## design/flow/design.v

```verilog
module s_axi_reg #(
    parameter DATA_WIDTH = 32,
    parameter ADDR_WIDTH = 32,
    parameter BRAM_QUANTITY = 6,
    parameter INTERNAL_ADDR_RANGE = 128,
    parameter ADDR_QUANTITY = 4
) (
    output logic [DATA_WIDTH * BRAM_QUANTITY - 1:0] m_bram_o,
    input                           clk,
    input                           areset,
    input  logic [ADDR_WIDTH - 1:0] awaddr_i,
    input  logic                    awvalid_i,
    output logic                    awready_o,
    input  logic [DATA_WIDTH - 1:0] wdata_i,
    input  logic [             3:0] wstrb_i,
    input  logic                    wvalid_i,
    output logic                    wready_o,
    input  logic [ADDR_WIDTH - 1:0] araddr_i,
    input  logic                    arvalid_i,
    output logic                    arready_o,
    output logic [DATA_WIDTH - 1:0] rdata_o,
    output logic                    rvalid_o,
    input  logic                    rready_i,
    output logic [             1:0] bresp_o,
    output logic                    bvalid_o,
    input  logic                    bready_i,
    input  logic [2:0] master_status_i,
    output logic       status_read_o,
    output logic       master_start_o
);
  logic [DATA_WIDTH - 1:0] BRAM[0 : BRAM_QUANTITY - 1];
  generate
    for (genvar j = 0; j < BRAM_QUANTITY; j++) begin : g_bram_o
      assign m_bram_o[j*DATA_WIDTH +: DATA_WIDTH] = BRAM[j];
    end
  endgenerate
  logic [ADDR_WIDTH - 1:0] write_addr;
  logic [ADDR_WIDTH - 1:0] read_addr;
  logic [DATA_WIDTH - 1:0] wdata_ff;
  logic [DATA_WIDTH - 1:0] rdata_ff;
  logic [             3:0] wstrb_ff;
  logic                    has_addr;
  logic                    has_data;
  logic                    awrite_handshake;
  logic                    write_handshake;
  logic                    resp_handshake;
  logic                    aread_handshake;
  logic                    read_handshake;
  logic                    awcorrect;
  logic                    can_write;
  logic [ADDR_WIDTH - 1:0] write_addr_index;
  assign awrite_handshake = awvalid_i && awready_o;
  assign aread_handshake = arvalid_i && arready_o;
  assign write_handshake = wvalid_i && wready_o;
  assign read_handshake = rvalid_o && rready_i;
  assign awcorrect = write_addr < BRAM_QUANTITY - 1;
  assign write_addr_index = write_addr;
  assign can_write = has_addr && has_data && awcorrect;
  assign rdata_o = rdata_ff;
  always_ff @(posedge clk or negedge areset) begin
    if (~areset) begin
      master_start_o <= '0;
    end else begin
      if (resp_handshake && write_addr == 0 && wdata_ff == 1) begin
        master_start_o <= 1;
      end
      if (master_start_o == 1) begin
        master_start_o <= 0;
      end
    end
  end
  always_ff @(posedge clk or negedge areset) begin
    if (~areset) begin
      awready_o <= 1;
    end else begin
      if (awrite_handshake) begin
        awready_o <= 0;
      end
      if (resp_handshake) begin
        awready_o <= 1;
      end
    end
  end
  always_ff @(posedge clk or negedge areset) begin
    if (~areset) begin
      arready_o <= 1;
    end else begin
      if (aread_handshake) begin
        arready_o <= 0;
      end
      if (read_handshake) begin
        arready_o <= 1;
      end
    end
  end
  always_ff @(posedge clk or negedge areset) begin
    if (~areset) begin
      write_addr <= 0;
    end else begin
      if(awrite_handshake) begin
        write_addr <= (awaddr_i[ADDR_QUANTITY * 4:0] >> 2);
      end
    end
  end
  assign read_addr = (araddr_i[ADDR_QUANTITY * 4:0] >> 2);
  always_ff @(posedge clk or negedge areset) begin
    if (~areset) begin
      wready_o <= 1;
    end else begin
      if (write_handshake) begin
        wready_o <= 0;
      end
      if (resp_handshake) begin
        wready_o <= 1;
      end
    end
  end
  always_ff @(posedge clk or negedge areset) begin
    if (~areset) begin
      rvalid_o <= 0;
    end else begin
      if (aread_handshake) begin
        rvalid_o <= 1;
      end
      if (read_handshake) begin
        rvalid_o <= 0;
      end
    end
  end
  always_ff @(posedge clk or negedge areset) begin
    if (~areset) begin
      wdata_ff <= 0;
      wstrb_ff <= 0;
    end else begin
      if (write_handshake) begin
        wdata_ff <= wdata_i;
        wstrb_ff <= wstrb_i;
      end
    end
  end
  generate
    for (genvar i = 0; i < BRAM_QUANTITY; i++) begin : g_bram
      always_ff @(posedge clk or negedge areset) begin
        if (~areset) begin
          BRAM[i] <= 0;
        end else begin
          if (can_write && write_addr_index == i) begin
            if (wstrb_ff[0] == 1) BRAM[i][7:0] <= wdata_ff[7:0];
            if (wstrb_ff[1] == 1) BRAM[i][(8*1)+7:(8*1)] <= wdata_ff[(8*1)+7:(8*1)];
            if (wstrb_ff[2] == 1) BRAM[i][(8*2)+7:(8*2)] <= wdata_ff[(8*2)+7:(8*2)];
            if (wstrb_ff[3] == 1) BRAM[i][(8*3)+7:(8*3)] <= wdata_ff[(8*3)+7:(8*3)];
          end
        end
      end
    end
  endgenerate
  always_ff @(posedge clk or negedge areset) begin
    if (~areset) begin
      rdata_ff <= 0;
    end else begin
      if (aread_handshake) begin
        rdata_ff <= read_addr < BRAM_QUANTITY - 1 ? BRAM[read_addr[2:0]] : DATA_WIDTH'(master_status_i);
      end
    end
  end
  assign status_read_o = aread_handshake && read_addr >= BRAM_QUANTITY - 1 ? 1 : 0;
  assign resp_handshake = bvalid_o && bready_i;
  always_ff @(posedge clk or negedge areset) begin
    if (~areset) begin
      bvalid_o <= 0;
    end else begin
      if (has_addr && has_data) begin
        bvalid_o <= 1;
      end
      if (resp_handshake) begin
        bvalid_o <= 0;
      end
    end
  end
  always_ff @(posedge clk or negedge areset) begin
    if (~areset) begin
      bresp_o <= 0;
    end else begin
      if (has_addr) begin
        bresp_o <= awcorrect ? 0 : 2;
      end
      if (resp_handshake) begin
        bresp_o <= 0;
      end
    end
  end
  always_ff @(posedge clk or negedge areset) begin
    if (~areset) begin
      has_addr <= 0;
    end else begin
      if (awrite_handshake) begin
        has_addr <= 1;
      end
      if (resp_handshake) begin
        has_addr <= 0;
      end
    end
  end
  always_ff @(posedge clk or negedge areset) begin
    if (~areset) begin
      has_data <= 0;
    end else begin
      if (write_handshake) begin
        has_data <= 1;
      end
      if (resp_handshake) begin
        has_data <= 0;
      end
    end
  end
endmodule
module m_axi_reg #(
    parameter DATA_WIDTH = 32,
    parameter ADDR_WIDTH = 32,
    parameter BRAM_QUANTITY = 6,
    parameter AWSIZE = (DATA_WIDTH >> 3)
) (
    input                           clk,
    input                           areset,
    input  logic [DATA_WIDTH * BRAM_QUANTITY - 1:0] bram_i,
    output logic [             3:0] awid_o,
    output logic [             7:0] awlen_o,
    output logic [             2:0] awsize_o,
    output logic [             1:0] awburst_o,
    output logic [ADDR_WIDTH - 1:0] awaddr_o,
    output logic                    awvalid_o,
    input  logic                    awready_i,
    output logic [             3:0] wid_o,
    output logic [DATA_WIDTH - 1:0] wdata_o,
    output logic [             3:0] wstrb_o,
    output logic                    wlast_o,
    output logic                    wvalid_o,
    input  logic                    wready_i,
    input  logic [             3:0] bid_i,
    input  logic [             1:0] bresp_i,
    input  logic                    bvalid_i,
    output logic                    bready_o,
    output logic [             2:0] master_status_o,
    input  logic                    status_read_i,
    input  logic                    master_start_i
);
  logic [DATA_WIDTH - 1:0]             current_burst_cnt;
  logic [DATA_WIDTH - 1:0]             burst_len;
  logic [             3:0] awid_ff;
  localparam ENABLED = 0, ADDR_W_0 = 1, ADDR_W_1 = 2, LENGTH = 3, INCR_STEP = 4, BTYPE = 5, STATUS = 6;
  logic [DATA_WIDTH - 1:0] BRAM [0 : BRAM_QUANTITY - 1];
  generate
    for (genvar j = 0; j < BRAM_QUANTITY; j++) begin : g_bram_i
      assign BRAM[j] = bram_i[j*DATA_WIDTH +: DATA_WIDTH];
    end
  endgenerate
  logic                     awrite_handshake;
  logic                     write_handshake;
  logic                     response_handshake;
  logic                     is_last_burst;
  logic [DATA_WIDTH - 1:0]  counter_ff;
  logic                     start_transaction;
  logic                     making_transaction;
  logic                     burst_processing;
  logic                     finished_transaction;
  logic                     enabled_last;
  assign awrite_handshake = awvalid_o && awready_i;
  assign write_handshake = wvalid_o && wready_i;
  assign response_handshake = bvalid_i && bready_o;
  assign is_last_burst = current_burst_cnt + 1 >= burst_len;
  assign awid_o = awid_ff;
  assign wid_o = awid_ff;
  always_ff @(posedge clk or negedge areset) begin
    if (~areset) begin
      master_status_o <= '0;
    end else begin
      if(status_read_i) begin
        master_status_o <= '0;
      end
      if(response_handshake) begin
        master_status_o <= { 1'b1, bresp_i };
      end
    end
  end
  always_ff @(posedge clk or negedge areset) begin
    if (~areset) begin
      awid_ff <= '0;
    end else begin
      if(finished_transaction) begin
        awid_ff <= awid_ff + 1;
      end
    end
  end
  assign start_transaction = master_start_i;
  always_ff @(posedge clk or negedge areset) begin
    if (~areset) begin
      making_transaction <= '0;
    end else begin
      if(start_transaction) begin
        making_transaction <= 1;
      end
      if(response_handshake) begin
        making_transaction <= 0;
      end
    end
  end
  always_ff @(posedge clk or negedge areset) begin
    if (~areset) begin
      finished_transaction <= '0;
    end else begin
      if(finished_transaction) begin
        finished_transaction <= 0;
      end
      if(response_handshake) begin
        finished_transaction <= 1;
      end
    end
  end
  always_ff @(posedge clk or negedge areset) begin
    if (~areset) begin
      burst_processing <= 0;
    end else begin
      if(awrite_handshake) begin
        burst_processing <= 1;
      end
      if(wlast_o && write_handshake) begin
        burst_processing <= 0;
      end
    end
  end
  always_ff @(posedge clk or negedge areset) begin
    if (~areset) begin
      awvalid_o <= '0;
    end else begin
      if(start_transaction && !making_transaction) begin
        awvalid_o <= 1;
      end
      if(awrite_handshake) begin
        awvalid_o <= 0;
      end
    end
  end
  assign awaddr_o = ADDR_WIDTH'({ BRAM[ADDR_W_1], BRAM[ADDR_W_0] });
  always_ff @(posedge clk or negedge areset) begin
    if (~areset) begin
      wvalid_o <= '0;
    end else begin
      if(burst_processing && !wvalid_o) 
        wvalid_o <= 1;
      if(write_handshake) 
        wvalid_o <= 0;
    end
  end
  always_ff @(posedge clk or negedge areset) begin
    if (~areset) begin
      wdata_o <= '0;
      wstrb_o <= '1;
    end else begin
      if(awrite_handshake) begin
        wdata_o <= counter_ff;
      end
      if(burst_processing && write_handshake) begin
        wdata_o <= counter_ff + BRAM[INCR_STEP];
      end
    end
  end
  always_ff @(posedge clk or negedge areset) begin
    if (~areset) begin
      bready_o <= '0;
    end else begin
      if(awrite_handshake) begin
        bready_o <= 1;
      end
      if(response_handshake) begin
        bready_o <= 0;
      end
    end
  end
  always_ff @(posedge clk or negedge areset) begin
    if (~areset) begin
      awburst_o <= 0;
      awsize_o <= 'b010;
    end else begin
      if(start_transaction)
      begin
        awburst_o <= 2'b01;
        awsize_o <= 3'b010;
      end
    end
  end
  always_ff @(posedge clk or negedge areset) begin
    if (~areset) begin
      awlen_o <= 0;
    end else begin
      if(start_transaction) begin
        awlen_o <= 8'((BRAM[LENGTH] / AWSIZE) - 1);
      end
    end
  end
  assign wlast_o = is_last_burst;
  assign burst_len = DATA_WIDTH'(awlen_o) + 1;
  always_ff @(posedge clk or negedge areset) begin
    if (~areset) begin
      current_burst_cnt <= 0;
    end else begin
      if(start_transaction && !making_transaction) begin
        current_burst_cnt <= 0;
      end
      if(burst_processing && write_handshake) begin
        if(is_last_burst) 
          current_burst_cnt <= 0;
        else 
          current_burst_cnt <= current_burst_cnt + 1;
      end
    end
  end
  always_ff @(posedge clk or negedge areset) begin
    if (~areset) begin
      counter_ff <= '0;
    end else begin
      if(burst_processing && write_handshake) begin
        counter_ff <= counter_ff + BRAM[INCR_STEP];
      end
      if(finished_transaction) begin
        counter_ff <= '0;
      end
    end
  end
endmodule
module master_top#(
    parameter DATA_WIDTH = 32,
    parameter ADDR_WIDTH = 32,
    parameter BRAM_QUANTITY = 6,
    parameter INTERNAL_ADDR_RANGE = 128
)(
    input                           clk,
    input                           areset,
    input  logic [             3:0] awid_i,
    input  logic [ADDR_WIDTH - 1:0] awaddr_i,
    input  logic                    awvalid_i,
    output logic                    awready_o,
    input  logic [             3:0] wid_i,
    input  logic [DATA_WIDTH - 1:0] wdata_i,
    input  logic [             3:0] wstrb_i,
    input  logic                    wlast_i,
    input  logic                    wvalid_i,
    output logic                    wready_o,
    input  logic [             3:0] arid_i,
    input  logic [ADDR_WIDTH - 1:0] araddr_i,
    input  logic                    arvalid_i,
    output logic                    arready_o,
    output logic [             3:0] rid_o,
    output logic [DATA_WIDTH - 1:0] rdata_o,
    output logic                    rlast_o,
    output logic                    rvalid_o,
    input  logic                    rready_i,
    output logic [             3:0] bid_o,
    output logic [             1:0] bresp_o,
    output logic                    bvalid_o,
    input  logic                    bready_i,
    output logic [             3:0] m_awid_o,
    output logic [             7:0] m_awlen_o,
    output logic [             2:0] m_awsize_o,
    output logic [             1:0] m_awburst_o,
    output logic [ADDR_WIDTH - 1:0] m_awaddr_o,
    output logic                    m_awvalid_o,
    input  logic                    m_awready_i,
    output logic [             3:0] m_wid_o,
    output logic [DATA_WIDTH - 1:0] m_wdata_o,
    output logic [             3:0] m_wstrb_o,
    output logic                    m_wlast_o,
    output logic                    m_wvalid_o,
    input  logic                    m_wready_i,
    input  logic [             3:0] m_bid_i,
    input  logic [             1:0] m_bresp_i,
    input  logic                    m_bvalid_i,
    output logic                    m_bready_o
);
wire [DATA_WIDTH * BRAM_QUANTITY - 1:0] m_bram;
assign rid_o   = 4'd0;
assign bid_o   = 4'd0;
assign rlast_o = 1'b1;
wire [             2:0] master_status;
wire                    master_start;
wire                    status_read;
s_axi_reg #(
    .DATA_WIDTH (DATA_WIDTH),
    .ADDR_WIDTH (ADDR_WIDTH),
    .BRAM_QUANTITY (BRAM_QUANTITY),
    .INTERNAL_ADDR_RANGE (INTERNAL_ADDR_RANGE)
) axi_slave_0
(
    .clk            (clk),
    .areset         (areset),
    .m_bram_o       (m_bram),
    .awaddr_i       (awaddr_i),
    .awvalid_i      (awvalid_i),
    .awready_o      (awready_o),
    .wdata_i        (wdata_i),
    .wstrb_i        (wstrb_i),
    .wvalid_i       (wvalid_i),
    .wready_o       (wready_o),
    .bresp_o        (bresp_o),
    .bvalid_o       (bvalid_o),
    .araddr_i       (araddr_i),
    .arvalid_i      (arvalid_i),
    .rready_i       (rready_i),
    .bready_i       (bready_i),
    .arready_o      (arready_o),
    .rvalid_o       (rvalid_o),
    .rdata_o        (rdata_o),
    .master_status_i(master_status),
    .status_read_o  (status_read),
    .master_start_o (master_start)
);
m_axi_reg #(
    .DATA_WIDTH (DATA_WIDTH),
    .ADDR_WIDTH (ADDR_WIDTH),
    .BRAM_QUANTITY (BRAM_QUANTITY)
) axi_master_0
(
    .clk            (clk),
    .areset         (areset),
    .bram_i         (m_bram),
    .awid_o         (m_awid_o),
    .awlen_o        (m_awlen_o),
    .awsize_o       (m_awsize_o),
    .awburst_o      (m_awburst_o),
    .awaddr_o       (m_awaddr_o),
    .awvalid_o      (m_awvalid_o),
    .awready_i      (m_awready_i),
    .wid_o          (m_wid_o),
    .wdata_o        (m_wdata_o),
    .wstrb_o        (m_wstrb_o),
    .wlast_o        (m_wlast_o),
    .wvalid_o       (m_wvalid_o),
    .wready_i       (m_wready_i),
    .bid_i          (m_bid_i),
    .bresp_i        (m_bresp_i),
    .bvalid_i       (m_bvalid_i),
    .bready_o       (m_bready_o),
    .master_status_o(master_status),
    .status_read_i  (status_read),
    .master_start_i (master_start)
);
endmodule
```

## design/flow/constraint.sdc

```tcl
create_clock -name core_clock -period 3.28 [get_ports {clk}]
set_input_delay 0.6560 -clock core_clock [delete_from_list [all_inputs] [get_ports {clk}]]
set_output_delay 0.6560 -clock core_clock [all_outputs]
set_load 0.01 [all_outputs]
```

## design/flow/run.sh

```bash
#!/bin/bash
# the make line also repeats each setting of config.mk as NAME=value (left out here)
make -C /OpenROAD-flow-scripts/flow DESIGN_CONFIG=/design/flow/config.mk WORK_HOME=/design/flow/orfs CLKGATE_MAP_FILE= finish
```

## design/flow/config.mk

```make
export PLATFORM = sky130hd
export DESIGN_NAME = master_top
export DESIGN_NICKNAME = master_top
export VERILOG_FILES = /design/flow/design.v
export SDC_FILE = /design/flow/constraint.sdc
export NUM_CORES = 4
export LEC_CHECK = 0
export CAP_MARGIN = 20
export CELL_PAD_IN_SITES_DETAIL_PLACEMENT = 1
export CORE_ASPECT_RATIO = 1.21
export CORE_MARGIN = 2
export CORE_UTILIZATION = 28
export GPL_ROUTABILITY_DRIVEN = 1
export MIN_ROUTING_LAYER = met1
export PLACE_DENSITY_LB_ADDON = 0.12
export SETUP_SLACK_MARGIN = 0.17
export SLEW_MARGIN = 20
export TNS_END_PERCENT = 85
```

==> results.toml, run 1 <==
# generated from flow reports
[run_status]
run_status = "finished with violations"
so.violations = "setup timing"

[synth]
fa_ha_area_share_pct = 2.95
synthFlopType = "dfrtp_1"
async_flop_share_pct = 100
ys_ff = 402
top_area_cell = "dfrtp_1"
synth.logic.top_family = "multiplexers"
top_cells_by_area = "dfrtp_1 (52%), mux2_2 (13%), a21oi_1 (3.4%)"
edf_count = 0
avgSynthCellArea_sq_um = 11.1
netlist_area_sq_um = 19300
synthCells = 1743
ys_cells = 1743
yosysWarnings = 4
top_cell = "dfrtp_1"
postSynthSeqShare_pct = 52.1
common_cells = "dfrtp_1 (399), mux2_2 (216), nand2_1 (159)"
synth_simple_gate_area_share_pct = 9.89
ys_area_sq_um = 19300
yosys.area.top_type_share_pct = 51.7
ys_types = 75
ys_sh_mux_pct = 16.0
ys_sh_xor_pct = 2.54
aoi_share_pct = 12.7

[final_timing]
finClkSkew_ns = 0.0210
timing.fmax_ghz = 0.255
slew_headroom_pct = 40.4
worstMarginPinSlew_ns = 0.891
period_needed_ns = 3.93
setup_ws_ns = -0.647
finalHoldViolCount = 0
finalClockPeriodUsage_pct = 120
setup_viol = 1
maxSlewViolCount = 0
whs_ns = 0.141
tns_ns = -0.647
rsz0062_at_grt = "true"

[clocking]
clock_path_buffers = 3
cts-hold-fix-buffers = 0
clock_latency_ns = 0.59
cts.clk_slew.worst_paths_ns = 0.06
clock_sinks = 402
htreeDepth = 2
cts_inserted_buffers = 46
clockRootBuffer = "clkbuf_16"
cts_tree = "built"

[die]
io_pins = 270
dieWidth_microns = 243
core.rowCount = 105
core_sq_um = 68100
fp_util_pct = 28.4
dieArea_sq_um = 71100
die_h_microns = 293

[critical_path]
cp.depth = 11
path_max_fanout = 3
cp_num_buf_inv = 2
end_kind = "primary output"
worst_setup_path_start_kind = "register"
crit_required_ns = 2.62
startpoint = "axi_master_0.current_burst_cnt[1]$_DFFE_PN0P_"
reg2reg_depth = 13
crit_family = "AND-OR/OR-AND gates"
slowest_stage = "dfrtp_1"
critPathKind = "register to primary output"
crit_end = "m_wlast_o"
critical-path-max-stage-delay_ns = 0.42
r2r_start = "axi_master_0.current_burst_cnt[1]$_DFFE_PN0P_"
critPathMostFrequentCell = "a21o_1"
crit_chain = "ha_4 > buf_4 > xor2_1 > ha_1 > a21o_1 > a21o_1 > a21o_2 > a21oi_1 > o211ai_1 > or3_4 > buf_6"
r2r_slack_ns = 0.16
critPathArrivalTime_ns = 3.27
r2r_end = "axi_master_0.current_burst_cnt[0]$_DFFE_PN0P_"

[layout]
flop_area_sq_um = 10100
finalNonFillerCells = 2940
nets = 2169
mi_logic_area_sq_um = 8710
nFillCells = 7554
area_delta_synth_final_pct = 27.6

[power_and_ir_drop]
leakage_nw = 11.6
power_clock_mw = 5.50
seq-power_mw = 6.30
vdd_drop_max_mv = 0.335
switchingPower_mw = 3.80
pwr_density_cell_nw_per_um2 = 544
power_switching_share_pct = 28.3
power.share.clock_pct = 41.0
p_seq_share_pct = 47.0
power_leader = "registers"
combPwrFrac_pct = 12.0
powerComb_mw = 1.62
p_int_mw = 9.61

[global_route]
antenna_found_initial = 4
overflow = 0
grtUsageTotal_pct = 17.8
grt_pass1_vias = 15600
grt_pass1_wl_microns = 98000
grt_max_degree = 87

[drt]
drc = 0
drtIter0Drc = 598
antenna_left = 0
drt-total-wl_microns = 64100
firstDrtPassIters = 5
via_count = 14500
viasPerCell = 4.95
drt-wirelength-per-cell_microns = 21.8

[flow_run]
tool_warnings = 80
maxCapViolations = 0

[hold_path]
hold_path.class = "primary input to async pin"

[placed_design]
hpwl_microns = 46600
place_congestion = 0.807
io_buffers = 200
place_inst = 2854
pre_cts_ws_ns = -0.488
[stage by stage]
| stage | utilization (%) | instance area [sq um] | total power [mW] |
|---|---|---|---|
| floorplan | - | 19400 | 6.88 |
| CTS | 36.1 | 24600 | 13.6 |
| detailed placement | 33.7 | 22900 | 8.06 |
| global placement | 33.7 | 22900 | 7.99 |
| finish | 36.2 | 24600 | 13.4 |
| global route | 36.2 | 24600 | 14.0 |
[area by class of cell]
| cell class | count | area share (%) |
|---|---|---|
| Inverter | 31 | 0.472 |
| Antenna cell | 1 | 0.0102 |
| Clock buffer | 67 | 5.56 |
| Timing Repair Buffer | 320 | 12.2 |
| Clock inverter | 16 | 0.954 |
| Multi-Input combinational cell | 1194 | 35.3 |
| Sequential cell | 402 | 40.8 |
| Tap cell | 909 | 4.61 |
[routing by layer]
| layer | part of all wire, % | routed length [microns] | vias to the layer above | global-route usage (%) |
|---|---|---|---|---|
| met5 | 0 | 0 | - | 0 |
| met3 | 3.6 | 2320 | 76 | 2.65 |
| met2 | 49 | 31600 | 246 | 31.1 |
| li1 | - | - | 6767 | - |
| met1 | 45 | 28800 | 7457 | 23.1 |
| met4 | 2.3 | 1450 | 0 | 4.55 |
[timing repair]
action                                  4_1_cts  5_1_grt
endpoints found under the setup margin       14       19
cloned                                        0        1
pin swaps                                     8        9
setup buffers                                 1        0
resized                                      16       17
==> inputs of run 2 (changes only) <==
CAP_MARGIN = 25   (was 20)
CELL_PAD_IN_SITES_DETAIL_PLACEMENT = default   (was 1)
CELL_PAD_IN_SITES_GLOBAL_PLACEMENT = 3   (was default)
CORE_ASPECT_RATIO = default   (was 1.21)
CORE_MARGIN = 3   (was 2)
CORE_UTILIZATION = 64   (was 28)
GPL_ROUTABILITY_DRIVEN = default   (was 1)
GPL_TIMING_DRIVEN = 0   (was default)
HOLD_SLACK_MARGIN = -0.03   (was default)
MAX_ROUTING_LAYER = met4   (was default)
MIN_ROUTING_LAYER = met2   (was met1)
PLACE_DENSITY_LB_ADDON = default   (was 0.12)
SETUP_SLACK_MARGIN = default   (was 0.17)
TNS_END_PERCENT = 20   (was 85)
clock period = 5.02 ns   (was 3.28 ns; I/O delays follow)
==> run 2 against run 1 <==
  * The run now fails in global placement without I/O (3_1_place_gp_skip_io)
  * Die size shrank 55%
  * Synthesized cell count is the same
  * Synthesized area is the same
==> results.toml, run 2 <==
# yosys + openroad results
[run_status]
run_status = "did not finish"
haltStage = "global placement without I/O (3_1_place_gp_skip_io)"
error_line = "[ERROR GPL-0301] Utilization 123.704 % exceeds 100%."

[synth]
synth.logic.top_family = "multiplexers"
ys_sh_xor_pct = 2.54
top_area_cell = "dfrtp_1"
netlist_area_sq_um = 19300
ys_area_sq_um = 19300
aoi_share_pct = 12.7
common_cells = "dfrtp_1 (399), mux2_2 (216), nand2_1 (159)"
fa_ha_area_share_pct = 2.95
synthCells = 1743
ys_ff = 402
edf_count = 0
top_cell = "dfrtp_1"
synth_simple_gate_area_share_pct = 9.89
avgSynthCellArea_sq_um = 11.1
synthFlopType = "dfrtp_1"
yosysWarnings = 4
top_cells_by_area = "dfrtp_1 (52%), mux2_2 (13%), a21oi_1 (3.4%)"
async_flop_share_pct = 100
ys_sh_mux_pct = 16.0
ys_cells = 1743
postSynthSeqShare_pct = 52.1
ys_types = 75
yosys.area.top_type_share_pct = 51.7

[die]
core_sq_um = 29200
dieArea_sq_um = 32300
dieWidth_microns = 180
fp_util_pct = 66.0
core.rowCount = 62
die_h_microns = 180
==> inputs of run 3 (changes only) <==
CAP_MARGIN = 20   (was 25)
CELL_PAD_IN_SITES_DETAIL_PLACEMENT = 2   (was default)
CORE_MARGIN = 5   (was 3)
CORE_UTILIZATION = 67   (was 64)
CTS_CLUSTER_SIZE = 45   (was default)
GPL_TIMING_DRIVEN = default   (was 0)
HOLD_SLACK_MARGIN = default   (was -0.03)
MIN_ROUTING_LAYER = default   (was met2)
TNS_END_PERCENT = default   (was 20)
clock period = 6.53 ns   (was 5.02 ns; I/O delays follow)
==> run 3 against run 2 <==
  * Synthesized area stayed put
  * Die size hardly changed
  * The flow again stops in global placement without I/O (3_1_place_gp_skip_io)
  * Synthesized cell count stayed put
==> results.toml, run 3 <==
# yosys + openroad results
[run_status]
error_line = "[ERROR GPL-0301] Utilization 126.781 % exceeds 100%."
haltStage = "global placement without I/O (3_1_place_gp_skip_io)"
run_status = "did not finish"

[synth]
yosysWarnings = 4
edf_count = 0
top_cell = "dfrtp_1"
top_area_cell = "dfrtp_1"
ys_types = 75
async_flop_share_pct = 100
top_cells_by_area = "dfrtp_1 (52%), mux2_2 (13%), a21oi_1 (3.4%)"
avgSynthCellArea_sq_um = 11.1
synthFlopType = "dfrtp_1"
ys_sh_xor_pct = 2.54
ys_sh_mux_pct = 16.0
ys_ff = 402
common_cells = "dfrtp_1 (399), mux2_2 (216), nand2_1 (159)"
ys_cells = 1743
fa_ha_area_share_pct = 2.95
yosys.area.top_type_share_pct = 51.7
synth.logic.top_family = "multiplexers"
postSynthSeqShare_pct = 52.1
ys_area_sq_um = 19300
aoi_share_pct = 12.7
synth_simple_gate_area_share_pct = 9.89
netlist_area_sq_um = 19300
synthCells = 1743

[die]
core_sq_um = 28500
die_h_microns = 180
core.rowCount = 62
dieArea_sq_um = 32300
dieWidth_microns = 180
fp_util_pct = 67.7
==> inputs of run 4 (changes only) <==
ABC_AREA = 1   (was default)
CAP_MARGIN = 25   (was 20)
CORE_ASPECT_RATIO = 1.18   (was default)
CORE_MARGIN = 3   (was 5)
CORE_UTILIZATION = 64   (was 67)
CTS_CLUSTER_SIZE = default   (was 45)
GPL_TIMING_DRIVEN = 0   (was default)
HOLD_SLACK_MARGIN = -0.03   (was default)
MAX_ROUTING_LAYER = met5   (was met4)
MIN_ROUTING_LAYER = met1   (was default)
PLACE_DENSITY_LB_ADDON = 0.05   (was default)
TNS_END_PERCENT = 20   (was default)
clock period = 7.47 ns   (was 6.53 ns; I/O delays follow)
==> run 4 against run 3 <==
  * The run again fails in global placement without I/O (3_1_place_gp_skip_io)
  * Synthesized cell count up 35%
  * Synthesized area up 0.74%
  * Die size is 0.67% higher
==> results.toml, run 4 <==
# yosys + openroad results
[synth]
async_flop_share_pct = 100
synthCells = 2352
postSynthSeqShare_pct = 51.7
ys_area_sq_um = 19500
common_cells = "nand2_1 (680), dfrtp_1 (399), o21ai_0 (268)"
yosys.area.top_type_share_pct = 51.3
ys_types = 49
avgSynthCellArea_sq_um = 8.27
fa_ha_area_share_pct = 2.93
synth_simple_gate_area_share_pct = 22.9
top_cell = "nand2_1"
ys_sh_mux_pct = 0.212
ys_cells = 2352
ys_ff = 402
aoi_share_pct = 13.7
top_cells_by_area = "dfrtp_1 (51%), nand2_1 (13%), o21ai_0 (6.9%)"
ys_sh_xor_pct = 1.71
yosysWarnings = 4
netlist_area_sq_um = 19500
synthFlopType = "dfrtp_1"
top_area_cell = "dfrtp_1"
edf_count = 0
synth.logic.top_family = "simple AND/OR/NAND/NOR gates"

[run_status]
haltStage = "global placement without I/O (3_1_place_gp_skip_io)"
error_line = "[ERROR FLW-0024] Place density exceeds 1.0 (current PLACE_DENSITY_LB_ADDON =  0.05). Please check if the value of  PLACE_DENSITY_LB_ADDON is between 0 and 0.99."
run_status = "did not finish"

[die]
core.rowCount = 68
die_h_microns = 195
dieWidth_microns = 167
dieArea_sq_um = 32500
core_sq_um = 29600
fp_util_pct = 65.7
==> inputs of run 5 (changes only) <==
CAP_MARGIN = 20   (was 25)
CELL_PAD_IN_SITES_DETAIL_PLACEMENT = default   (was 2)
CELL_PAD_IN_SITES_GLOBAL_PLACEMENT = default   (was 3)
CORE_ASPECT_RATIO = default   (was 1.18)
CORE_MARGIN = 2   (was 3)
CORE_UTILIZATION = 67   (was 64)
CTS_CLUSTER_SIZE = 74   (was default)
GPL_TIMING_DRIVEN = default   (was 0)
HOLD_SLACK_MARGIN = default   (was -0.03)
MAX_ROUTING_LAYER = default   (was met5)
MIN_ROUTING_LAYER = default   (was met1)
PLACE_DENSITY = 0.6   (was default)
PLACE_DENSITY_LB_ADDON = default   (was 0.05)
TNS_END_PERCENT = default   (was 20)
clock period = 6.19 ns   (was 7.47 ns; I/O delays follow)
==> run 5 against run 4 <==
  * The run now finishes clean
  * Die size fell by 6.5%
  * Synthesized cell count did not move
  * Synthesized area did not move
==> results.toml, run 5 <==
# generated from flow reports
[synth]
postSynthSeqShare_pct = 51.7
ys_types = 49
async_flop_share_pct = 100
synth.logic.top_family = "simple AND/OR/NAND/NOR gates"
top_cells_by_area = "dfrtp_1 (51%), nand2_1 (13%), o21ai_0 (6.9%)"
synthFlopType = "dfrtp_1"
top_cell = "nand2_1"
ys_ff = 402
synthCells = 2352
avgSynthCellArea_sq_um = 8.27
aoi_share_pct = 13.7
yosys.area.top_type_share_pct = 51.3
ys_sh_mux_pct = 0.212
edf_count = 0
fa_ha_area_share_pct = 2.93
synth_simple_gate_area_share_pct = 22.9
ys_cells = 2352
ys_sh_xor_pct = 1.71
netlist_area_sq_um = 19500
yosysWarnings = 4
ys_area_sq_um = 19500
common_cells = "nand2_1 (680), dfrtp_1 (399), o21ai_0 (268)"
top_area_cell = "dfrtp_1"

[final_timing]
slew_headroom_pct = 37.9
rsz0062_at_grt = "false"
worstMarginPinSlew_ns = 0.931
period_needed_ns = 5.17
tns_ns = 0
finalClockPeriodUsage_pct = 83.5
finClkSkew_ns = 0.00946
maxSlewViolCount = 0
timing.fmax_ghz = 0.193
setup_viol = 0
finalHoldViolCount = 0

[critical_path]
crit_end = "m_wlast_o"
r2r_start = "axi_slave_0.write_addr[1]$_DFFE_PN0P_"
path_max_fanout = 11
slowest_stage = "clkdlybuf4s50_1"
crit_family = "simple AND/OR/NAND/NOR gates"
critical-path-max-stage-delay_ns = 0.61
r2r_end = "axi_slave_0.BRAM[0][20]$_DFFE_PN0P_"
worst_setup_path_start_kind = "register"
cp_num_buf_inv = 1
r2r_slack_ns = 3.00
end_kind = "primary output"
crit_required_ns = 4.95
critPathKind = "register to primary output"
cp.depth = 15
critPathArrivalTime_ns = 3.93
crit_chain = "ha_1 > nand3_2 > nor2_2 > xor2_1 > ha_1 > nand2_1 > nor2_1 > and2_1 > nor2_1 > nand3_1 > nand2_1 > nand2_1 > nor2_1 > nand4_2 > clkdlybuf4s50_1"
reg2reg_depth = 5
startpoint = "axi_master_0.current_burst_cnt[0]$_DFFE_PN0P_"

[die]
core.rowCount = 62
fp_util_pct = 68.0
io_pins = 270
dieWidth_microns = 174
die_h_microns = 174
dieArea_sq_um = 30400
core_sq_um = 28600

[power_and_ir_drop]
p_seq_share_pct = 44.3
switchingPower_mw = 2.30
powerComb_mw = 1.59
power_leader = "registers"
fin_total_pwr_mw = 7.35
vdd_drop_max_mv = 0.282
seq-power_mw = 3.26
pwr_density_cell_nw_per_um2 = 321
power.share.clock_pct = 34.0
p_int_mw = 5.05
combPwrFrac_pct = 21.7
power_switching_share_pct = 31.3
power_clock_mw = 2.50
leakage_nw = 10.4

[hold_path]
whs_path_depth = 0
hold_path.class = "register to register"
hold_end = "axi_slave_0.BRAM[5][25]$_DFFE_PN0P_"
hp-start = "axi_slave_0.BRAM[5][25]$_DFFE_PN0P_"

[clocking]
htreeDepth = 2
clockRootBuffer = "clkbuf_16"
post_cts_buffers = 0
clock_path_buffers = 3
clock_sinks = 402
cts-hold-fix-buffers = 0
cts-resized-gates = 0
cts_inserted_buffers = 41
cts.clk_slew.worst_paths_ns = 0.06
clock_latency_ns = 0.55
cts_tree = "built"

[placed_design]
place_congestion = 0.916
io_buffers = 200
hpwl_microns = 37600

[layout]
nets = 2666
flop_area_sq_um = 10100
mi_logic_area_sq_um = 8140
area_delta_synth_final_pct = 17.5
nFillCells = 1843

[drt]
drt-wirelength-per-cell_microns = 19.4
drt-total-wl_microns = 56300
drc = 0
via_count = 17400
firstDrtPassIters = 8
diodes = 0
drtIter0Drc = 1774
antenna_left = 0
viasPerCell = 6.01

[global_route]
overflow = 0
grt_pass1_wl_microns = 90600
grt_max_degree = 145
antenna_found_initial = 0
grtUsageTotal_pct = 37.6
grt_pass1_vias = 17500

[flow_run]
tool_warnings = 85
maxCapViolations = 0

[run_status]
run_status = "finished clean"
run 5: through the flow:
| step | std cells | setup slack (ns) | instance area, sq um | hold slack, ns | utilization, % |
|---|---|---|---|---|---|
| finish | 2900 | 1.02 | 22900 | 0.376 | 79.9 |
| global route | 2900 | 0.827 | 22900 | 0.384 | 79.9 |
| CTS | 2900 | 1.02 | 22900 | 0.378 | 79.9 |
| detailed placement | 2833 | 1.63 | 21500 | 0.366 | 75.2 |
| global placement | 2832 | 1.67 | 21500 | 0.365 | 75.2 |
| floorplan | 2368 | 2.69 | 19500 | 0.429 | - |
run 5: metal layers:
layer  wire (microns)  vias to the layer above  part of all wire (%)  track usage (%)
li1                 -                     7946                     -                -
met1            21800                     8299                    39             48.9
met2            26600                      938                    47             61.7
met3             5060                      238                   9.0             7.15
met4             2740                        0                   4.9             17.4
met5                0                        -                     0                0
run 5: layout make-up:
type | count | area share, %
Inverter | 194 | 3.19
Clock inverter | 7 | 0.596
Timing Repair Buffer | 213 | 9.34
Sequential cell | 402 | 44.0
Tap cell | 384 | 2.10
Multi-Input combinational cell | 1640 | 35.6
Clock buffer | 60 | 5.20
==> inputs of run 6 (changes only) <==
CELL_PAD_IN_SITES_DETAIL_PLACEMENT = 0   (was default)
CORE_ASPECT_RATIO = 1.21   (was default)
CORE_MARGIN = 3   (was 2)
CORE_UTILIZATION = 72   (was 67)
CTS_CLUSTER_SIZE = default   (was 74)
GPL_ROUTABILITY_DRIVEN = 1   (was default)
MIN_ROUTING_LAYER = met1   (was default)
PLACE_DENSITY = default   (was 0.6)
SETUP_SLACK_MARGIN = 0.17   (was default)
TNS_END_PERCENT = 85   (was default)
clock period = 1.93 ns   (was 6.19 ns; I/O delays follow)
==> run 6 against run 5 <==
  * The flow now stops in clock tree synthesis (4_1_cts)
  * Synthesized cell count unchanged
  * Die size shrank 4.5%
  * Synthesized area unchanged
==> results.toml, run 6 <==
# yosys + openroad results
[synth]
top_area_cell = "dfrtp_1"
netlist_area_sq_um = 19500
async_flop_share_pct = 100
avgSynthCellArea_sq_um = 8.27
ys_ff = 402
synth.logic.top_family = "simple AND/OR/NAND/NOR gates"
synthFlopType = "dfrtp_1"
edf_count = 0
ys_area_sq_um = 19500
ys_cells = 2352
fa_ha_area_share_pct = 2.93
ys_sh_xor_pct = 1.71
common_cells = "nand2_1 (680), dfrtp_1 (399), o21ai_0 (268)"
yosys.area.top_type_share_pct = 51.3
ys_sh_mux_pct = 0.212
ys_types = 49
aoi_share_pct = 13.7
top_cell = "nand2_1"
yosysWarnings = 4
synthCells = 2352
synth_simple_gate_area_share_pct = 22.9
top_cells_by_area = "dfrtp_1 (51%), nand2_1 (13%), o21ai_0 (6.9%)"
postSynthSeqShare_pct = 51.7

[die]
fp_util_pct = 73.8
io_pins = 270
die_h_microns = 187
core.rowCount = 65
core_sq_um = 26400
dieWidth_microns = 155
dieArea_sq_um = 29000

[run_status]
run_status = "did not finish"
haltStage = "clock tree synthesis (4_1_cts)"
error_line = "[ERROR DPL-0038] Utilization greater than 100%, impossible to legalize"

[placed_design]
place_congestion = 1.07
place_inst = 3051
io_buffers = 200
placed_area_sq_um = 23800
hpwl_microns = 44700
run 6: metrics by stage:
stage	setup TNS (ns)	setup WS, ns
detailed placement	-29.78	-1.06
global placement	-20.89	-0.987
floorplan	-3.71	-0.543
==> inputs of run 7 (changes only) <==
CELL_PAD_IN_SITES_DETAIL_PLACEMENT = default   (was 0)
CORE_ASPECT_RATIO = default   (was 1.21)
CORE_MARGIN = 2   (was 3)
CORE_UTILIZATION = 64   (was 72)
CTS_CLUSTER_SIZE = 15   (was default)
GPL_ROUTABILITY_DRIVEN = 0   (was 1)
GPL_TIMING_DRIVEN = 0   (was default)
HOLD_SLACK_MARGIN = -0.1   (was default)
MIN_ROUTING_LAYER = default   (was met1)
PLACE_DENSITY = 0.66   (was default)
SETUP_SLACK_MARGIN = 0.43   (was 0.17)
TNS_END_PERCENT = default   (was 85)
clock period = 8.01 ns   (was 1.93 ns; I/O delays follow)
==> run 7 against run 6 <==
  * Now clean on timing, DRC and antenna
  * Die size is 9.5% higher
  * Synthesized area stayed put
  * Synthesized cell count stayed put
==> results.toml, run 7 <==
# generated from flow reports
[clocking]
cts-hold-fix-buffers = 0
post_cts_buffers = 0
htreeDepth = 2
clock_sinks = 402
cts-resized-gates = 0
cts.clk_slew.worst_paths_ns = 0.06
clock_latency_ns = 0.54
clockRootBuffer = "clkbuf_16"
cts_tree = "built"
clock_path_buffers = 3
cts_inserted_buffers = 42

[drt]
diodes = 0
drc = 0
firstDrtPassIters = 8
via_count = 18000
drt-wirelength-per-cell_microns = 19.2
drt-total-wl_microns = 58400
antenna_left = 0
viasPerCell = 5.92
drtIter0Drc = 1836

[hold_path]
hold_path.class = "register to register"
hold_end = "axi_slave_0.BRAM[5][22]$_DFFE_PN0P_"
hp-start = "axi_slave_0.BRAM[5][22]$_DFFE_PN0P_"
whs_path_depth = 1

[synth]
ys_types = 49
top_cells_by_area = "dfrtp_1 (51%), nand2_1 (13%), o21ai_0 (6.9%)"
top_cell = "nand2_1"
top_area_cell = "dfrtp_1"
netlist_area_sq_um = 19500
aoi_share_pct = 13.7
synth_simple_gate_area_share_pct = 22.9
synthCells = 2352
postSynthSeqShare_pct = 51.7
synth.logic.top_family = "simple AND/OR/NAND/NOR gates"
synthFlopType = "dfrtp_1"
ys_sh_xor_pct = 1.71
edf_count = 0
fa_ha_area_share_pct = 2.93
common_cells = "nand2_1 (680), dfrtp_1 (399), o21ai_0 (268)"
avgSynthCellArea_sq_um = 8.27
yosysWarnings = 4
yosys.area.top_type_share_pct = 51.3
ys_area_sq_um = 19500
ys_ff = 402
async_flop_share_pct = 100
ys_cells = 2352
ys_sh_mux_pct = 0.212

[critical_path]
path_max_fanout = 10
startpoint = "axi_master_0.current_burst_cnt[0]$_DFFE_PN0P_"
worst_setup_path_start_kind = "register"
critPathKind = "register to primary output"
end_kind = "primary output"
reg2reg_depth = 16
cp_num_buf_inv = 2
critPathArrivalTime_ns = 3.86
cp.depth = 16
critical-path-max-stage-delay_ns = 0.48
r2r_slack_ns = 4.96
crit_required_ns = 6.41
crit_family = "simple AND/OR/NAND/NOR gates"
crit_chain = "ha_1 > nand3_2 > nor2_2 > xor2_1 > ha_1 > nand2_1 > nor2_1 > and2_1 > nor2_1 > nand3_1 > nand2_1 > nand2_1 > nor2_1 > nand4_2 > buf_6 > clkdlybuf4s50_1"
r2r_end = "axi_master_0.current_burst_cnt[3]$_DFFE_PN0P_"
crit_end = "m_wlast_o"
slowest_stage = "clkdlybuf4s50_1"
r2r_start = "axi_master_0.current_burst_cnt[0]$_DFFE_PN0P_"

[layout]
mi_logic_area_sq_um = 8120
flop_area_sq_um = 10100
finalNonFillerCells = 3038
nFillCells = 2091
fin_area_sq_um = 23500
nets = 2790
area_delta_synth_final_pct = 21.0

[power_and_ir_drop]
power_switching_share_pct = 31.2
p_int_mw = 4.00
combPwrFrac_pct = 22.1
power.share.clock_pct = 34.7
leakage_nw = 10.7
pwr_density_cell_nw_per_um2 = 247
seq-power_mw = 2.51
power_leader = "registers"
powerComb_mw = 1.29
vdd_drop_max_mv = 0.207
power_clock_mw = 2.02
p_seq_share_pct = 43.2
switchingPower_mw = 1.81

[die]
io_pins = 270
core.rowCount = 63
dieWidth_microns = 178
die_h_microns = 178
fp_util_pct = 65.3
dieArea_sq_um = 31800
core_sq_um = 29800

[global_route]
grt_pass1_wl_microns = 91500
grtUsageTotal_pct = 37.0
overflow = 0
antenna_found_initial = 0
grt_pass1_vias = 17600
grt_max_degree = 93

[final_timing]
rsz0062_at_grt = "false"
maxSlewViolCount = 0
finClkSkew_ns = 0.0138
setup_ws_ns = 2.54
period_needed_ns = 5.47
whs_ns = 0.459
setup_viol = 0
slew_headroom_pct = 37.5
worstMarginPinSlew_ns = 0.930
finalClockPeriodUsage_pct = 68.2
timing.fmax_ghz = 0.183
finalHoldViolCount = 0

[flow_run]
tool_warnings = 79
maxCapViolations = 0

[placed_design]
hpwl_microns = 41700
io_buffers = 200
place_inst = 2962
placed_area_sq_um = 22100
pre_cts_ws_ns = 3.12

[run_status]
run_status = "finished clean"
run 7: area by class of cell:
type	instances	share of cell area [%]
Clock buffer	60	5.18
Clock inverter	16	0.861
Buffer	132	2.57
Inverter	194	3.09
Multi-Input combinational cell	1640	34.5
Timing Repair Buffer	204	8.99
Sequential cell	402	42.7
Tap cell	390	2.07
run 7: layer usage:
metal  wire length [microns]  track usage (%)  up-vias
met3                    5200             6.29      188
met5                       0                0        -
met2                   27800             61.4      930
met4                    2630             15.7        0
li1                        -                -     8216
met1                   22800             48.5     8643
run 7: metrics by stage:
step	util [%]	TNS, ns	total power [mW]
2_1_floorplan	-	0	3.20
3_3_place_gp	73.9	-4652.84	3.73
3_5_place_dp	74.2	0	3.79
4_1_cts	79.0	0	5.79
5_1_grt	79.0	0	6.05
6_report	79.0	0	5.81
==> inputs of run 8 (changes only) <==
ABC_AREA = 0   (was 1)
CELL_PAD_IN_SITES_DETAIL_PLACEMENT = 0   (was default)
CELL_PAD_IN_SITES_GLOBAL_PLACEMENT = 3   (was default)
CORE_ASPECT_RATIO = 1.58   (was default)
CORE_MARGIN = 7   (was 2)
CORE_UTILIZATION = 40   (was 64)
CTS_CLUSTER_SIZE = default   (was 15)
GPL_ROUTABILITY_DRIVEN = 1   (was 0)
GPL_TIMING_DRIVEN = default   (was 0)
HOLD_SLACK_MARGIN = default   (was -0.1)
PLACE_DENSITY = default   (was 0.66)
PLACE_DENSITY_LB_ADDON = 0.19   (was default)
SETUP_SLACK_MARGIN = default   (was 0.43)
TNS_END_PERCENT = 65   (was default)
clock period = 8.0 ns   (was 8.01 ns; I/O delays follow)
==> run 8 against run 7 <==
  * Register-to-register slack got worse by 0.40 ns
  * Sequential share of layout area increased by 0.93 points
  * Sequential power increased by 2%
  * Highest routed layer unchanged
  * Non-clock buffer count decreased by 122
  * Synthesized area decreased by 0.73%
  * Clock skew increased by 0.010 ns
  * Critical endpoint unchanged
  * Combinational power decreased by 52%
  * Die size increased by 72%
  * Flip-flop count unchanged
==> results.toml, run 8 <==
# generated from flow reports
[drt]
drt-wirelength-per-cell_microns = 21.6
drc = 0
viasPerCell = 5.40
drt-total-wl_microns = 54900
firstDrtPassIters = 6
drtIter0Drc = 813
via_count = 13700
antenna_left = 0
diodes = 0

[clocking]
clock_latency_ns = 0.56
clock_path_buffers = 3
htreeDepth = 2
clockRootBuffer = "clkbuf_16"
clock_sinks = 402
cts_tree = "built"
cts-resized-gates = 0
cts.clk_slew.worst_paths_ns = 0.06
cts_inserted_buffers = 42
post_cts_buffers = 0
cts-hold-fix-buffers = 0

[final_timing]
maxSlewViolCount = 0
finClkSkew_ns = 0.0237
finalClockPeriodUsage_pct = 71.2
period_needed_ns = 5.70
setup_viol = 0
worstMarginPinSlew_ns = 1.06
timing.fmax_ghz = 0.175
rsz0062_at_grt = "false"
tns_ns = 0
finalHoldViolCount = 0
setup_ws_ns = 2.30
slew_headroom_pct = 28.7

[die]
io_pins = 270
die_h_microns = 290
core_sq_um = 47900
core.rowCount = 101
fp_util_pct = 40.3
dieWidth_microns = 189
dieArea_sq_um = 54800

[critical_path]
crit_end = "m_wlast_o"
critPathArrivalTime_ns = 4.10
crit_family = "simple AND/OR/NAND/NOR gates"
r2r_end = "axi_master_0.current_burst_cnt[0]$_DFFE_PN0P_"
end_kind = "primary output"
worst_setup_path_start_kind = "register"
reg2reg_depth = 12
critical-path-max-stage-delay_ns = 0.51
critPathKind = "register to primary output"
slowest_stage = "clkdlybuf4s50_1"
crit_required_ns = 6.40
cp_num_buf_inv = 1
path_max_fanout = 10
startpoint = "axi_master_0.current_burst_cnt[2]$_DFFE_PN0P_"
cp.depth = 12
crit_chain = "and3_2 > and3_1 > nand2_1 > xnor2_1 > ha_1 > a21o_1 > a21oi_1 > o2111ai_1 > nor4_1 > o211ai_1 > or3_1 > clkdlybuf4s50_1"
r2r_slack_ns = 4.56
r2r_start = "axi_master_0.current_burst_cnt[2]$_DFFE_PN0P_"

[synth]
common_cells = "dfrtp_1 (399), mux2_2 (216), nand2_1 (159)"
synthFlopType = "dfrtp_1"
async_flop_share_pct = 100
aoi_share_pct = 12.7
ys_area_sq_um = 19300
edf_count = 0
fa_ha_area_share_pct = 2.95
netlist_area_sq_um = 19300
ys_sh_xor_pct = 2.54
top_cell = "dfrtp_1"
synth.logic.top_family = "multiplexers"
ys_types = 75
top_cells_by_area = "dfrtp_1 (52%), mux2_2 (13%), a21oi_1 (3.4%)"
avgSynthCellArea_sq_um = 11.1
synthCells = 1743
ys_sh_mux_pct = 16.0
ys_ff = 402
yosysWarnings = 4
postSynthSeqShare_pct = 52.1
top_area_cell = "dfrtp_1"
ys_cells = 1743
yosys.area.top_type_share_pct = 51.7
synth_simple_gate_area_share_pct = 9.89

[placed_design]
placed_area_sq_um = 21700
place_congestion = 0.806
io_buffers = 200
hpwl_microns = 38900
pre_cts_ws_ns = 2.84

[power_and_ir_drop]
power_switching_share_pct = 27.9
power.share.clock_pct = 38.2
p_int_mw = 3.71
powerComb_mw = 0.625
power_clock_mw = 1.97
combPwrFrac_pct = 12.2
vdd_drop_max_mv = 0.199
switchingPower_mw = 1.43
p_seq_share_pct = 49.6
power_leader = "registers"
fin_total_pwr_mw = 5.14
pwr_density_cell_nw_per_um2 = 223
leakage_nw = 10.9
seq-power_mw = 2.55

[flow_run]
maxCapViolations = 0
tool_warnings = 81

[hold_path]
hold_path.class = "register to register"
whs_path_depth = 0
hp-start = "axi_slave_0.BRAM[5][0]$_DFFE_PN0P_"
hold_end = "axi_slave_0.BRAM[5][0]$_DFFE_PN0P_"

[global_route]
grt_pass1_vias = 14600
grtUsageTotal_pct = 19.9
grt_pass1_wl_microns = 87300
overflow = 0
grt_max_degree = 183
antenna_found_initial = 0

[run_status]
run_status = "finished clean"

[layout]
nets = 2059
nFillCells = 4507
area_delta_synth_final_pct = 19.3
finalCoreUtilization_pct = 48.1
fin_area_sq_um = 23000
run 8: layer usage:
layer / vias to the layer above / track usage, % / part of all wire, %
met3: 76 / 3.61 / 4.1
met5: - / 0 / 0
met2: 292 / 35.2 / 51
li1: 6537 / - / -
met1: 6785 / 24.6 / 42
met4: 0 / 5.89 / 2.8
run 8: layout make-up:
cell class / count / area, sq um / share of cell area, %
flip-flops and latches: 402 / 10100 / 43.7
multi-input cells: 1194 / 8590 / 37.3
repair buffers: 214 / 2110 / 9.18
clock buffers: 58 / 1210 / 5.26
well taps: 618 / 773 / 3.36
clock inverters: 18 / 171 / 0.744
inverters: 31 / 116 / 0.505
run 8: through the flow:
| step | cells | hold WS (ns) |
|---|---|---|
| 2_1_floorplan | 1759 | 0.429 |
| 3_3_place_gp | 2459 | 0.364 |
| 3_5_place_dp | 2459 | 0.366 |
| 4_1_cts | 2535 | 0.380 |
| 5_1_grt | 2535 | 0.384 |
| 6_report | 2535 | 0.375 |
==> inputs of run 9 (changes only) <==
ABC_AREA = default   (was 0)
CELL_PAD_IN_SITES_DETAIL_PLACEMENT = default   (was 0)
CELL_PAD_IN_SITES_GLOBAL_PLACEMENT = default   (was 3)
CORE_ASPECT_RATIO = default   (was 1.58)
CORE_MARGIN = 2   (was 7)
CORE_UTILIZATION = 72   (was 40)
CTS_CLUSTER_DIAMETER = 27   (was default)
CTS_CLUSTER_SIZE = 98   (was default)
GPL_ROUTABILITY_DRIVEN = default   (was 1)
PLACE_DENSITY = 0.37   (was default)
PLACE_DENSITY_LB_ADDON = default   (was 0.19)
TNS_END_PERCENT = 10   (was 65)
clock period = 8.3 ns   (was 8.0 ns; I/O delays follow)
==> run 9 against run 8 <==
  * Via count increased by 20%
  * Utilization grew 44 points
  * Register-to-register slack got worse by 0.08 ns
  * Synthesized area unchanged
  * Total power up 29%
  * Flip-flop count is the same
  * Combinational power grew 5.0%
  * First-iteration DRC count went up to 2.8 times the previous value
  * Global-route usage up 26 points
  * Cell area rose by 5.1%
  * Highest routed layer is now met5
==> results.toml, run 9 <==
# generated from flow reports
[critical_path]
crit_required_ns = 6.64
critPathArrivalTime_ns = 4.44
crit_chain = "and3_2 > and3_1 > nand2_1 > xnor2_1 > ha_1 > a21o_1 > a21oi_1 > o2111ai_1 > nor4_1 > o211ai_1 > or3_1 > clkdlybuf4s50_1"
r2r_slack_ns = 4.48
reg2reg_depth = 12
cp_num_buf_inv = 1
startpoint = "axi_master_0.current_burst_cnt[2]$_DFFE_PN0P_"
end_kind = "primary output"
crit_end = "m_wlast_o"
cp.depth = 12
path_max_fanout = 10
slowest_stage = "clkdlybuf4s50_1"
crit_family = "simple AND/OR/NAND/NOR gates"
critical-path-max-stage-delay_ns = 0.50
r2r_end = "axi_master_0.current_burst_cnt[5]$_DFFE_PN0P_"
critPathKind = "register to primary output"
r2r_start = "axi_master_0.current_burst_cnt[2]$_DFFE_PN0P_"
worst_setup_path_start_kind = "register"

[synth]
top_cell = "dfrtp_1"
ys_sh_mux_pct = 16.0
ys_sh_xor_pct = 2.54
yosys.area.top_type_share_pct = 51.7
synth_simple_gate_area_share_pct = 9.89
netlist_area_sq_um = 19300
top_cells_by_area = "dfrtp_1 (52%), mux2_2 (13%), a21oi_1 (3.4%)"
ys_types = 75
synthFlopType = "dfrtp_1"
ys_ff = 402
avgSynthCellArea_sq_um = 11.1
postSynthSeqShare_pct = 52.1
common_cells = "dfrtp_1 (399), mux2_2 (216), nand2_1 (159)"
async_flop_share_pct = 100
top_area_cell = "dfrtp_1"
yosysWarnings = 4
aoi_share_pct = 12.7
fa_ha_area_share_pct = 2.95
edf_count = 0
ys_cells = 1743
ys_area_sq_um = 19300
synthCells = 1743
synth.logic.top_family = "multiplexers"

[placed_design]
hpwl_microns = 33100
io_buffers = 200
place_congestion = 0.865
place_inst = 2176

[clocking]
clock_path_buffers = 3
clock_sinks = 402
cts-resized-gates = 0
cts_tree = "built"
cts-hold-fix-buffers = 0
htreeDepth = 3
clockRootBuffer = "clkbuf_16"
cts.clk_slew.worst_paths_ns = 0.05
post_cts_buffers = 0
cts_inserted_buffers = 81
clock_latency_ns = 0.60

[die]
die_h_microns = 168
core.rowCount = 59
io_pins = 270
fp_util_pct = 73.7
dieArea_sq_um = 28200
dieWidth_microns = 168
core_sq_um = 26200

[drt]
drt-total-wl_microns = 64300
viasPerCell = 7.06
firstDrtPassIters = 9
drt-wirelength-per-cell_microns = 27.6
drc = 0
diodes = 0
drtIter0Drc = 2291
via_count = 16400
antenna_left = 0

[layout]
area_delta_synth_final_pct = 25.3
nets = 2098
finalNonFillerCells = 2327

[power_and_ir_drop]
seq-power_mw = 2.52
vdd_drop_max_mv = 0.286
power_leader = "the clock network"
p_int_mw = 4.73
power_clock_mw = 3.46
power.share.clock_pct = 52.1
combPwrFrac_pct = 9.9
power_switching_share_pct = 28.7
pwr_density_cell_nw_per_um2 = 274
powerComb_mw = 0.656
p_seq_share_pct = 38.0
fin_total_pwr_mw = 6.63
leakage_nw = 11.6
switchingPower_mw = 1.90

[final_timing]
maxSlewViolCount = 0
slew_headroom_pct = 22.9
period_needed_ns = 6.10
rsz0062_at_grt = "false"
finalHoldViolCount = 0
whs_ns = 0.377
worstMarginPinSlew_ns = 1.15
finClkSkew_ns = 0.0282
timing.fmax_ghz = 0.164
finalClockPeriodUsage_pct = 73.4
tns_ns = 0
setup_viol = 0

[flow_run]
maxCapViolations = 0
tool_warnings = 81

[run_status]
run_status = "finished clean"

[global_route]
grtUsageTotal_pct = 46.2
antenna_found_initial = 2
grt_max_degree = 180
grt_pass1_wl_microns = 100000
grt_pass1_vias = 17200
overflow = 0

[hold_path]
hp-start = "axi_slave_0.BRAM[5][25]$_DFFE_PN0P_"
whs_path_depth = 0
hold_path.class = "register to register"
hold_end = "axi_slave_0.BRAM[5][25]$_DFFE_PN0P_"
run 9: cell type report:
cell class | count | area [sq um]
Inverter | 31 | 116
Tap cell | 335 | 419
Clock inverter | 56 | 749
Fill cell | 843 | 2000
Timing Repair Buffer | 214 | 2110
Sequential cell | 402 | 10100
Multi-Input combinational cell | 1194 | 8590
Clock buffer | 95 | 2160
run 9: stage by stage:
| stage | setup slack, ns | utilization, % | instance area [sq um] |
|---|---|---|---|
| final | 2.20 | 92.4 | 24200 |
| after global placement | 3.18 | 81.3 | 21300 |
| after floorplan | 3.97 | - | 19400 |
| after global routing | 2.04 | 92.4 | 24200 |
| after detailed placement | 3.05 | 81.3 | 21300 |
| after CTS | 2.35 | 92.4 | 24200 |
run 9: layer usage:
layer  global-route usage [%]  vias to the layer above  wire [microns]
met5                        0                        -              21
met4                     26.6                        4            4510
met3                     13.6                      415            7320
met2                     74.7                     1354           30400
met1                     55.7                     7992           22000
li1                         -                     6659               -
==> inputs of run 10 (changes only) <==
ABC_AREA = 0   (was default)
CELL_PAD_IN_SITES_DETAIL_PLACEMENT = 1   (was default)
CELL_PAD_IN_SITES_GLOBAL_PLACEMENT = 3   (was default)
CORE_ASPECT_RATIO = 0.89   (was default)
CORE_MARGIN = 7   (was 2)
CORE_UTILIZATION = 40   (was 72)
CTS_CLUSTER_DIAMETER = default   (was 27)
CTS_CLUSTER_SIZE = default   (was 98)
GPL_ROUTABILITY_DRIVEN = 1   (was default)
PLACE_DENSITY = 0.46   (was 0.37)
TNS_END_PERCENT = 65   (was 10)
clock period = 8.0 ns   (was 8.3 ns; I/O delays follow)
==> run 10 against run 9 <==
  * Still clean on timing, DRC and antenna
  * Sequential power increased by 2%
  * Count of clock-buffer cells in the layout decreased by 25
  * Non-clock buffer count increased by 3
  * Setup slack got worse by 0.034 ns
  * Die size increased by 94%
==> results.toml, run 10 <==
# generated from flow reports
[layout]
finalCoreUtilization_pct = 48.6
finalNonFillerCells = 2538
area_delta_synth_final_pct = 19.3
nets = 2065

[critical_path]
crit_end = "m_wlast_o"
critical-path-max-stage-delay_ns = 0.51
r2r_end = "axi_master_0.current_burst_cnt[3]$_DFFE_PN0P_"
reg2reg_depth = 12
r2r_start = "axi_master_0.current_burst_cnt[2]$_DFFE_PN0P_"
cp.depth = 12
path_max_fanout = 10
slowest_stage = "clkdlybuf4s50_1"
worst_setup_path_start_kind = "register"
critPathKind = "register to primary output"
crit_chain = "and3_2 > and3_1 > nand2_1 > xnor2_1 > ha_1 > a21o_1 > a21oi_1 > o2111ai_1 > nor4_1 > o211ai_1 > or3_1 > clkdlybuf4s50_1"
r2r_slack_ns = 4.40
crit_family = "simple AND/OR/NAND/NOR gates"
crit_required_ns = 6.40
end_kind = "primary output"
cp_num_buf_inv = 1
startpoint = "axi_master_0.current_burst_cnt[2]$_DFFE_PN0P_"
critPathArrivalTime_ns = 4.23

[synth]
ys_sh_mux_pct = 16.0
synthFlopType = "dfrtp_1"
common_cells = "dfrtp_1 (399), mux2_2 (216), nand2_1 (159)"
top_cells_by_area = "dfrtp_1 (52%), mux2_2 (13%), a21oi_1 (3.4%)"
postSynthSeqShare_pct = 52.1
ys_cells = 1743
async_flop_share_pct = 100
synthCells = 1743
yosys.area.top_type_share_pct = 51.7
synth.logic.top_family = "multiplexers"
aoi_share_pct = 12.7
ys_types = 75
synth_simple_gate_area_share_pct = 9.89
ys_area_sq_um = 19300
fa_ha_area_share_pct = 2.95
edf_count = 0
top_cell = "dfrtp_1"
top_area_cell = "dfrtp_1"
ys_sh_xor_pct = 2.54
ys_ff = 402
netlist_area_sq_um = 19300
avgSynthCellArea_sq_um = 11.1
yosysWarnings = 4

[die]
dieWidth_microns = 247
dieArea_sq_um = 54600
fp_util_pct = 40.8
die_h_microns = 221
core.rowCount = 75
io_pins = 270
core_sq_um = 47400

[clocking]
cts_tree = "built"
clock_latency_ns = 0.59
htreeDepth = 2
cts-resized-gates = 0
post_cts_buffers = 0
cts_inserted_buffers = 45
clock_sinks = 402
cts.clk_slew.worst_paths_ns = 0.06
cts-hold-fix-buffers = 0
clock_path_buffers = 3
clockRootBuffer = "clkbuf_16"

[power_and_ir_drop]
power_clock_mw = 1.97
p_seq_share_pct = 49.6
leakage_nw = 10.9
power.share.clock_pct = 38.2
power_leader = "registers"
pwr_density_cell_nw_per_um2 = 224
vdd_drop_max_mv = 0.190
seq-power_mw = 2.56
fin_total_pwr_mw = 5.16
switchingPower_mw = 1.47
powerComb_mw = 0.631
combPwrFrac_pct = 12.2
p_int_mw = 3.70
power_switching_share_pct = 28.4

[flow_run]
maxCapViolations = 0
tool_warnings = 85

[drt]
drt-total-wl_microns = 58800
drtIter0Drc = 663
drc = 0
viasPerCell = 5.54
via_count = 14000
antenna_left = 0
firstDrtPassIters = 5
drt-wirelength-per-cell_microns = 23.2

[final_timing]
finalClockPeriodUsage_pct = 72.9
maxSlewViolCount = 0
worstMarginPinSlew_ns = 1.08
setup_viol = 0
rsz0062_at_grt = "false"
finClkSkew_ns = 0.0237
finalHoldViolCount = 0
timing.fmax_ghz = 0.172
period_needed_ns = 5.83
setup_ws_ns = 2.17
slew_headroom_pct = 28.0
tns_ns = 0

[placed_design]
io_buffers = 200
place_inst = 2460
hpwl_microns = 40700
pre_cts_ws_ns = 2.54
place_congestion = 0.788

[run_status]
run_status = "finished clean"

[hold_path]
hp-start = "axi_slave_0.BRAM[5][30]$_DFFE_PN0P_"
hold_path.class = "register to register"
hold_end = "axi_slave_0.BRAM[5][30]$_DFFE_PN0P_"
whs_path_depth = 0

[global_route]
grt_max_degree = 128
grt_pass1_wl_microns = 92100
grtUsageTotal_pct = 21.4
grt_pass1_vias = 15100
overflow = 0
antenna_found_initial = 2
[run 10: final cells by class]
cell class	instances	area, sq um
inverters	31	116
diodes	1	2.50
repair buffers	217	2140
multi-input cells	1194	8590
well taps	616	771
clock inverters	7	63.8
fillers	5048	24300
clock buffers	70	1300
flip-flops and latches	402	10100
[run 10: metrics by stage]
stage | instance area [sq um] | hold slack, ns
global placement | 21700 | 0.364
finish | 23000 | 0.376
CTS | 23000 | 0.380
floorplan | 19400 | 0.429
detailed placement | 21700 | 0.368
global route | 23000 | 0.386
[run 10: routing by layer]
metal	vias to the layer above	global-route usage, %	wire length (microns)
met1	7209	30.2	27900
li1	6536	-	-
met4	0	4.36	818
met5	-	0	0
met3	58	4.01	2580
met2	245	34.2	27500
Power and IR drop assume default switching activity.
